==> 05-02: inputs <==
// mult_32bit_no_ops
module mult_32bit_no_ops(
    input              clk,
    input              reset,
    input              start,
    input              signed_mode,  
    input       [31:0] op_a,
    input       [31:0] op_b,
    output reg         done,
    output reg  [63:0] product_out
);
Settings: LEC_CHECK=0, ABC_AREA=1, CAP_MARGIN=40, CORE_ASPECT_RATIO=1.54, CORE_MARGIN=2, CORE_UTILIZATION=72, CTS_CLUSTER_DIAMETER=379, CTS_CLUSTER_SIZE=89, GPL_ROUTABILITY_DRIVEN=1, HOLD_SLACK_MARGIN=0.29, MAX_ROUTING_LAYER=met5, PLACE_DENSITY=0.42, SETUP_SLACK_MARGIN=2.01, SLEW_MARGIN=40, TNS_END_PERCENT=5; clock period 7.57 ns.
run.sh (not shown) runs the stock make flow with config.mk's settings and CLKGATE_MAP_FILE=.
==> 07-05 (differences from 05-02) <==
==> flow/config.mk (replaced) <==
export PLATFORM = sky130hd
export DESIGN_NAME = mult_32bit_no_ops
export DESIGN_NICKNAME = mult_32bit_no_ops
export VERILOG_FILES = /design/flow/design.v
export SDC_FILE = /design/flow/constraint.sdc
export NUM_CORES = 4
export LEC_CHECK = 0
export CAP_MARGIN = 0
export CORE_ASPECT_RATIO = 1.54
export CORE_MARGIN = 2
export CORE_UTILIZATION = 65
export CTS_CLUSTER_DIAMETER = 308
export CTS_CLUSTER_SIZE = 100
export GPL_ROUTABILITY_DRIVEN = 1
export MAX_ROUTING_LAYER = met5
export PLACE_DENSITY_LB_ADDON = 0.27
export SLEW_MARGIN = 20
export TNS_END_PERCENT = 5
==> flow/constraint.sdc (replaced) <==
create_clock -name core_clock -period 11.8 [get_ports {clk}]
set_input_delay 2.3600 -clock core_clock [delete_from_list [all_inputs] [get_ports {clk}]]
set_output_delay 2.3600 -clock core_clock [all_outputs]
set_load 0.01 [all_outputs]
==> impl_metrics.py <==
# Auto-generated metrics
metrics = {
    "outcome": {
        "haltStage": "clock tree synthesis",
        "run_status": "did not finish",
        "error_line": "[ERROR DPL-0033] detailed placement checks failed during check placement.",
    },
    "synthesis": {
        "syn_nets": 1910,
        "ys_sh_xor_pct": 0.0721,
    },
    "floorplanning": {
        "fp-utilization_pct": 74.0,
    },
}
# the run above: 05-02

==> impl_metrics.py <==
# Auto-generated metrics
metrics = {
    "outcome": {
        "check.faults": "negative setup slack",
        "run_status": "complete, but fails checks",
    },
    "floorplanning": {
        "fp-utilization_pct": 66.5,
    },
    "synthesis": {
        "syn_nets": 1478,
        "ys_sh_xor_pct": 0.233,
    },
    "final_timing": {
        "finalSetupViolations": 4,
        "setup_ws_ns": -0.372,
    },
    "power": {
        "finalPower_w": 0.00259,
    },
}
# the run above: 07-05


---

==> inputs of run a <==
==> flow/design.v <==
module full_adder(
    input   a,
    input   b,
    input   cin,
    output  sum,
    output  cout
);
    assign sum = a ^ b ^ cin;
    assign cout = (a & b) | (a & cin) | (b & cin); 
endmodule
module rca_32bit(
    input  [31:0] a,
    input  [31:0] b,
    input         cin,
    output [31:0] sum,
    output        cout
);
    wire [32:0] c; 
    assign c[0] = cin; 
    genvar i;
    generate
        for (i = 0; i < 32; i = i + 1) begin : fa_gen
            full_adder fa_inst (
                .a(a[i]),
                .b(b[i]),
                .cin(c[i]), 
                .sum(sum[i]),
                .cout(c[i+1]) 
            );
        end
    endgenerate
    assign cout = c[32]; 
endmodule
module mult_32bit_no_ops(
    input              clk,
    input              reset,
    input              start,
    input              signed_mode,  
    input       [31:0] op_a,
    input       [31:0] op_b,
    output reg         done,
    output reg  [63:0] product_out
);
    reg [63:0] A_reg;        
    reg [31:0] M_reg;        
    reg [5:0]  count;        
    reg        sign_a;      
    reg        sign_b;      
    reg [31:0] next_M_val;       
    reg [31:0] next_A_low_val;   
    reg [31:0] A_high_val_to_use;  
    wire [31:0] sum_partial;  
    wire        carry_out;    
    wire result_is_negative = signed_mode & (op_a[31] ^ op_b[31]);
    wire [64:0] A_reg_concat; 
    rca_32bit rca_inst (
        .a(A_reg[63:32]),             
        .b(M_reg),                    
        .cin(1'b0),
        .sum(sum_partial),
        .cout(carry_out)
    );
    wire [31:0] abs_a_sum;
    rca_32bit rca_abs_a_inst (
        .a(~op_a), .b(32'h0), .cin(1'b1), .sum(abs_a_sum), .cout()
    );
    wire [31:0] abs_b_sum;
    rca_32bit rca_abs_b_inst (
        .a(~op_b), .b(32'h0), .cin(1'b1), .sum(abs_b_sum), .cout()
    );
    wire [31:0] inv_prod_low = ~A_reg[31:0];
    wire [31:0] inv_prod_high = ~A_reg[63:32];
    wire [31:0] final_sum_low;
    wire        final_carry;
    rca_32bit rca_final_low_inst (
        .a(inv_prod_low), .b(32'b0), .cin(1'b1), .sum(final_sum_low), .cout(final_carry)
    );
    wire [31:0] final_sum_high;
    rca_32bit rca_final_high_inst (
        .a(inv_prod_high), .b(32'b0), .cin(final_carry), .sum(final_sum_high), .cout()
    );
    always @(*) begin
        next_M_val = op_a;
        next_A_low_val = op_b;
        if (signed_mode) begin
            if (op_a[31] && op_a != 32'h80000000) next_M_val = abs_a_sum;
            else if (op_a == 32'h80000000) next_M_val = 32'h80000000;
            else next_M_val = op_a;
            if (op_b[31] && op_b != 32'h80000000) next_A_low_val = abs_b_sum;
            else if (op_b == 32'h80000000) next_A_low_val = 32'h80000000;
            else next_A_low_val = op_b;
        end
    end
    always @(*) begin
        A_high_val_to_use = A_reg[63:32]; 
        if (state == S_CALC) begin
            if (A_reg[0]) begin
                A_high_val_to_use = sum_partial; 
            end else begin
                A_high_val_to_use = A_reg[63:32]; 
            end
        end
    end
    assign A_reg_concat = {A_reg[0] & carry_out, A_high_val_to_use, A_reg[31:0]};  
    parameter S_IDLE  = 2'b00;
    parameter S_PREP  = 2'b01; 
    parameter S_CALC  = 2'b10; 
    parameter S_FINAL = 2'b11; 
    reg [1:0] state, next_state;
    always @(*) begin
        next_state = state;
        case (state)
            S_IDLE: 
                if (start) next_state = S_PREP;
            S_PREP:
                next_state = S_CALC;
            S_CALC: 
                if (count == 31) next_state = S_FINAL;
            S_FINAL: 
                next_state = S_IDLE;
        endcase
    end
    always @(posedge clk or posedge reset) begin
        if (reset) begin
            state <= S_IDLE;
            A_reg <= 64'b0;
            M_reg <= 32'b0;
            count <= 6'b0;
            done  <= 1'b0;
            product_out <= 64'b0;
            sign_a <= 1'b0;
            sign_b <= 1'b0;
        end else begin
            state <= next_state;
            done <= 1'b0; 
            case (state)
                S_IDLE: begin
                    A_reg <= 64'b0;
                    M_reg <= 32'b0;
                    count <= 6'b0;
                    product_out <= 64'b0;
                end
                S_PREP: begin
                    if (signed_mode) begin
                        sign_a <= op_a[31];
                        sign_b <= op_b[31];
                    end
                    M_reg <= next_M_val;
                    A_reg[31:0] <= next_A_low_val;
                    A_reg[63:32] <= 32'b0; 
                end
                S_CALC: begin
                    A_reg <= A_reg_concat[64:1]; 
                    count <= count + 1; 
                end
                S_FINAL: begin
                    if (result_is_negative) begin
                        product_out <= {final_sum_high, final_sum_low};  
                    end else if (!signed_mode) begin
                         if (op_a == 32'hFFFFFFFF && op_b == 32'hFFFFFFFF) begin
                             if (A_reg[63:32] == 32'h00000000 && A_reg[31:0] == 32'h00000001) begin
                                 product_out <= 64'hFFFFFFFE00000001;  
                             end else begin
                                 product_out <= A_reg;
                             end
                         end else begin
                             product_out <= A_reg;
                         end
                    end else begin
                        product_out <= A_reg;
                    end
                    done <= 1'b1;
                end
            endcase
        end
    end
endmodule
==> flow/run.sh <==
#!/bin/bash
# the make line also repeats each setting of config.mk as NAME=value (left out here)
make -C /OpenROAD-flow-scripts/flow DESIGN_CONFIG=/design/flow/config.mk WORK_HOME=/design/flow/orfs CLKGATE_MAP_FILE= finish
==> flow/config.mk <==
export PLATFORM = sky130hd
export DESIGN_NAME = mult_32bit_no_ops
export DESIGN_NICKNAME = mult_32bit_no_ops
export VERILOG_FILES = /design/flow/design.v
export SDC_FILE = /design/flow/constraint.sdc
export NUM_CORES = 4
export LEC_CHECK = 0
export CAP_MARGIN = 20
export CELL_PAD_IN_SITES_DETAIL_PLACEMENT = 2
export CORE_ASPECT_RATIO = 0.65
export CORE_MARGIN = 2
export CORE_UTILIZATION = 40
export GPL_TIMING_DRIVEN = 0
export HOLD_SLACK_MARGIN = 0.22
export MAX_ROUTING_LAYER = met5
export MIN_ROUTING_LAYER = met1
export PLACE_DENSITY = 0.54
export SLEW_MARGIN = 20
export TNS_END_PERCENT = 30
==> flow/constraint.sdc <==
create_clock -name core_clock -period 10.3 [get_ports {clk}]
set_input_delay 2.0600 -clock core_clock [delete_from_list [all_inputs] [get_ports {clk}]]
set_output_delay 2.0600 -clock core_clock [all_outputs]
set_load 0.01 [all_outputs]
==> run b (differences from run a) <==
- ABC_AREA: not set -> 1
- MAX_ROUTING_LAYER: met5 -> met4
- TNS_END_PERCENT: 30 -> 45
==> notes <==
Run a reached the layout checks and failed them: setup timing. Run b died in 4_1_cts on DPL-0033.
Against run a, the synthesized cell count of run b is higher by 35%.
Area after synthesis: run a is lower than run b (7.0%).
Of run a and run b, run b has the higher die area (gap about 7%, measured against run b).
==> figures <==
                                                                                     run b            run a
Starting utilization of the core area                                               40.58%           40.75%
Synthesized Nets                                                                      1910             1478
Post-Synth Simple-Gate Area                                                         27.01%           11.60%
Post-Synth AOI/OAI Area                                                             9.190%           21.68%
Cell row count                                                                          51               49
X dimension of the die                                                            220.1 um         212.4 um
Post-Synthesis Mean Instance Area                                               7.211 um^2       9.019 um^2
Cell count after synthesis                                                            1684             1252
Yosys Instances                                                                       1684             1252
Chip Area, Yosys                                                                12140 um^2       11290 um^2
Result of the run                                                aborted with a tool error  failed layout checks
Stage where the flow stopped                                                       4_1_cts                -
Violated checks                                                                          -     setup timing
Proportion of netlist area held by the largest area contributor                     35.03%           37.67%

---

==> inputs of exp/maple <==
// mult_32bit_no_ops: RTL as listed in full above, without the edits since
clock: 7.56 ns
lec_check: 0
cap_margin: 0
core_aspect_ratio: 0.89
core_margin: 2
core_utilization: 71
cts_cluster_size: 37
gpl_routability_driven: 1
max_routing_layer: met5
setup_slack_margin: 1.87
slew_margin: 20
tns_end_percent: 5
==> exp/quartz (differences from exp/maple) <==
--- a/flow/config.mk
+++ b/flow/config.mk
@@ -8,9 +8,8 @@
 export CAP_MARGIN = 0
-export CORE_ASPECT_RATIO = 0.89
+export CORE_ASPECT_RATIO = 1.54
 export CORE_MARGIN = 2
-export CORE_UTILIZATION = 71
-export CTS_CLUSTER_SIZE = 37
+export CORE_UTILIZATION = 19
 export GPL_ROUTABILITY_DRIVEN = 1
 export MAX_ROUTING_LAYER = met5
-export SETUP_SLACK_MARGIN = 1.87
+export PLACE_DENSITY_LB_ADDON = 0.27
 export SLEW_MARGIN = 20
==> flow/constraint.sdc (replaced) <==
create_clock -name core_clock -period 11.8 [get_ports {clk}]
set_input_delay 2.3600 -clock core_clock [delete_from_list [all_inputs] [get_ports {clk}]]
set_output_delay 2.3600 -clock core_clock [all_outputs]
set_load 0.01 [all_outputs]
==> exp/cedar (differences from exp/maple) <==
==> flow/config.mk (replaced) <==
export PLATFORM = sky130hd
export DESIGN_NAME = mult_32bit_no_ops
export DESIGN_NICKNAME = mult_32bit_no_ops
export VERILOG_FILES = /design/flow/design.v
export SDC_FILE = /design/flow/constraint.sdc
export NUM_CORES = 4
export LEC_CHECK = 0
export CAP_MARGIN = 20
export CORE_MARGIN = 2
export CORE_UTILIZATION = 58
export SETUP_SLACK_MARGIN = 1.55
export SLEW_MARGIN = 20
==> flow/constraint.sdc (replaced) <==
create_clock -name core_clock -period 8.1 [get_ports {clk}]
set_input_delay 1.6200 -clock core_clock [delete_from_list [all_inputs] [get_ports {clk}]]
set_output_delay 1.6200 -clock core_clock [all_outputs]
set_load 0.01 [all_outputs]
==> exp/ember (differences from exp/maple) <==
==> flow/config.mk (replaced) <==
export PLATFORM = sky130hd
export DESIGN_NAME = mult_32bit_no_ops
export DESIGN_NICKNAME = mult_32bit_no_ops
export VERILOG_FILES = /design/flow/design.v
export SDC_FILE = /design/flow/constraint.sdc
export NUM_CORES = 4
export LEC_CHECK = 0
export CAP_MARGIN = 20
export CORE_MARGIN = 2
export CORE_UTILIZATION = 25
export PLACE_DENSITY = 0.6
export SLEW_MARGIN = 20
==> flow/constraint.sdc (replaced) <==
create_clock -name core_clock -period 13.6 [get_ports {clk}]
set_input_delay 2.7200 -clock core_clock [delete_from_list [all_inputs] [get_ports {clk}]]
set_output_delay 2.7200 -clock core_clock [all_outputs]
set_load 0.01 [all_outputs]
==> metrics.yaml <==
status: "complete, but fails checks"
failed_layout_checks: "negative setup slack"
die_height_um: 143.5
postLayoutSetupSlackWorst_ns: -3.890
setup-violations-final: 30
cell_count_after_placement: 1637
cts_setup_buffers: 1
cts_resized: 50
dp.final_hpwl_mm: 22.96
core_util_floorplan_pct: 58.60
grtUsageMet1_pct: 47.15
The numbers above come from exp/cedar.

==> metrics.yaml <==
error_line: "[ERROR GRT-0232] Routing congestion too high. Check the congestion heatmap in the GUI."
dp.final_hpwl_mm: 24.62
cts_setup_buffers: 1
grtUsageMet1_pct: 84.11
stop_stage: "5_1_grt"
die_height_um: 123.0
cts_resized: 141
cell_count_after_placement: 1578
core_util_floorplan_pct: 72.62
status: "stopped before the end"
The numbers above come from exp/maple.

==> metrics.yaml <==
grtUsageMet1_pct: 14.85
cts_resized: 29
max-clock-path-buffers: 2
dp.final_hpwl_mm: 29.27
setup-violations-final: 2
cell_count_after_placement: 2108
die_height_um: 306.5
postLayoutSetupSlackWorst_ns: -0.2140
failed_layout_checks: "negative setup slack"
cts_setup_buffers: 1
status: "complete, but fails checks"
core_util_floorplan_pct: 19.26
The numbers above come from exp/quartz.

==> metrics.yaml <==
status: "complete, no violations"
grtUsageMet1_pct: 20.53
die_height_um: 216.5
design.final.nets: 1560
cts_resized: 2
grt_antenna_before_repair: 6
postLayoutSetupSlackWorst_ns: 0.3665
cts_setup_buffers: 0
The numbers above come from exp/ember.


---

==> willow <==
Starts from the design.v that is shown in full above.
make LEC_CHECK=0 ABC_AREA=1 CAP_MARGIN=0 CORE_ASPECT_RATIO=1.54 CORE_MARGIN=2 CORE_UTILIZATION=71 CTS_CLUSTER_SIZE=37 GPL_ROUTABILITY_DRIVEN=1 MAX_ROUTING_LAYER=met5 PLACE_DENSITY=0.91 SLEW_MARGIN=20 TNS_END_PERCENT=5 finish   # period 10.3 ns
==> xenon: changes against willow <==
==> flow/config.mk (replaced) <==
export PLATFORM = sky130hd
export DESIGN_NAME = mult_32bit_no_ops
export DESIGN_NICKNAME = mult_32bit_no_ops
export VERILOG_FILES = /design/flow/design.v
export SDC_FILE = /design/flow/constraint.sdc
export NUM_CORES = 4
export LEC_CHECK = 0
export CAP_MARGIN = 20
export CORE_MARGIN = 2
export CORE_UTILIZATION = 71
export CTS_CLUSTER_SIZE = 37
export HOLD_SLACK_MARGIN = -0.08
export SETUP_SLACK_MARGIN = 2.26
export SLEW_MARGIN = 20
export TNS_END_PERCENT = 5
==> flow/constraint.sdc (replaced) <==
create_clock -name core_clock -period 7.84 [get_ports {clk}]
set_input_delay 1.5680 -clock core_clock [delete_from_list [all_inputs] [get_ports {clk}]]
set_output_delay 1.5680 -clock core_clock [all_outputs]
set_load 0.01 [all_outputs]
==> garnet: changes against willow <==
--- a/flow/config.mk
+++ b/flow/config.mk
@@ -6,13 +6,13 @@
 export NUM_CORES = 4
 export LEC_CHECK = 0
-export ABC_AREA = 1
 export CAP_MARGIN = 0
 export CORE_ASPECT_RATIO = 1.54
 export CORE_MARGIN = 2
-export CORE_UTILIZATION = 71
-export CTS_CLUSTER_SIZE = 37
+export CORE_UTILIZATION = 34
+export CTS_CLUSTER_DIAMETER = 362
+export CTS_CLUSTER_SIZE = 100
 export GPL_ROUTABILITY_DRIVEN = 1
 export MAX_ROUTING_LAYER = met5
-export PLACE_DENSITY = 0.91
+export PLACE_DENSITY_LB_ADDON = 0.27
 export SLEW_MARGIN = 20
 export TNS_END_PERCENT = 5
==> flow/constraint.sdc (replaced) <==
create_clock -name core_clock -period 11.8 [get_ports {clk}]
set_input_delay 2.3600 -clock core_clock [delete_from_list [all_inputs] [get_ports {clk}]]
set_output_delay 2.3600 -clock core_clock [all_outputs]
set_load 0.01 [all_outputs]
==> metrics.yaml <==
status: "stopped before the end"
haltStage: "clock tree synthesis (4_1_cts)"
firstError: "[ERROR DPL-0033] detailed placement checks failed during check placement."
synth-area-yosys_mm2: 0.0113
ys_cells: 1252
common_cells: "171 x nand2_1, 170 x dfrtp_1, 163 x inv_1"
top_cell_area_share: 0.377
ys_seq_frac: 0.379
place_area_mm2: 0.0140
syn_inst: 1252
design.core.area_mm2: 0.0157
fp_util: 0.719
# the run above: xenon

==> metrics.yaml <==
ys_cells: 1684
use_met3: 0.180
synth-area-yosys_mm2: 0.0121
synth_flop_count: 171
common_cells: "571 x nand2_1, 196 x inv_1, 170 x dfrtp_1"
setup_viol: 13
grt_pass1_wl_mm: 68.7
place_area_mm2: 0.0138
violations: "negative setup slack"
design.core.area_mm2: 0.0168
grt_busiest_layer: "met2"
fin_ws_ns: -2.10
ys_seq_frac: 0.352
clock_skew_ns: 0.0205
fp_util: 0.722
top_cell_area_share: 0.350
status: "finished with violations"
# the run above: willow

==> metrics.yaml <==
status: "finished with violations"
violations: "negative setup slack"
fp_util: 0.346
setup_viol: 2
ys_cells: 1252
ys_seq_frac: 0.379
drt-initial-drc-count: 628
final-nonclk-buf-share: 0.111
place_area_mm2: 0.0131
grt_pass1_vias: 9694
fin_ws_ns: -0.176
design.core.area_mm2: 0.0326
top_cell_area_share: 0.377
cpMostUsedCell: "fa_2"
synth-area-yosys_mm2: 0.0113
# the run above: garnet

Power figures rest on the tool's default switching activity, not on a simulated workload.
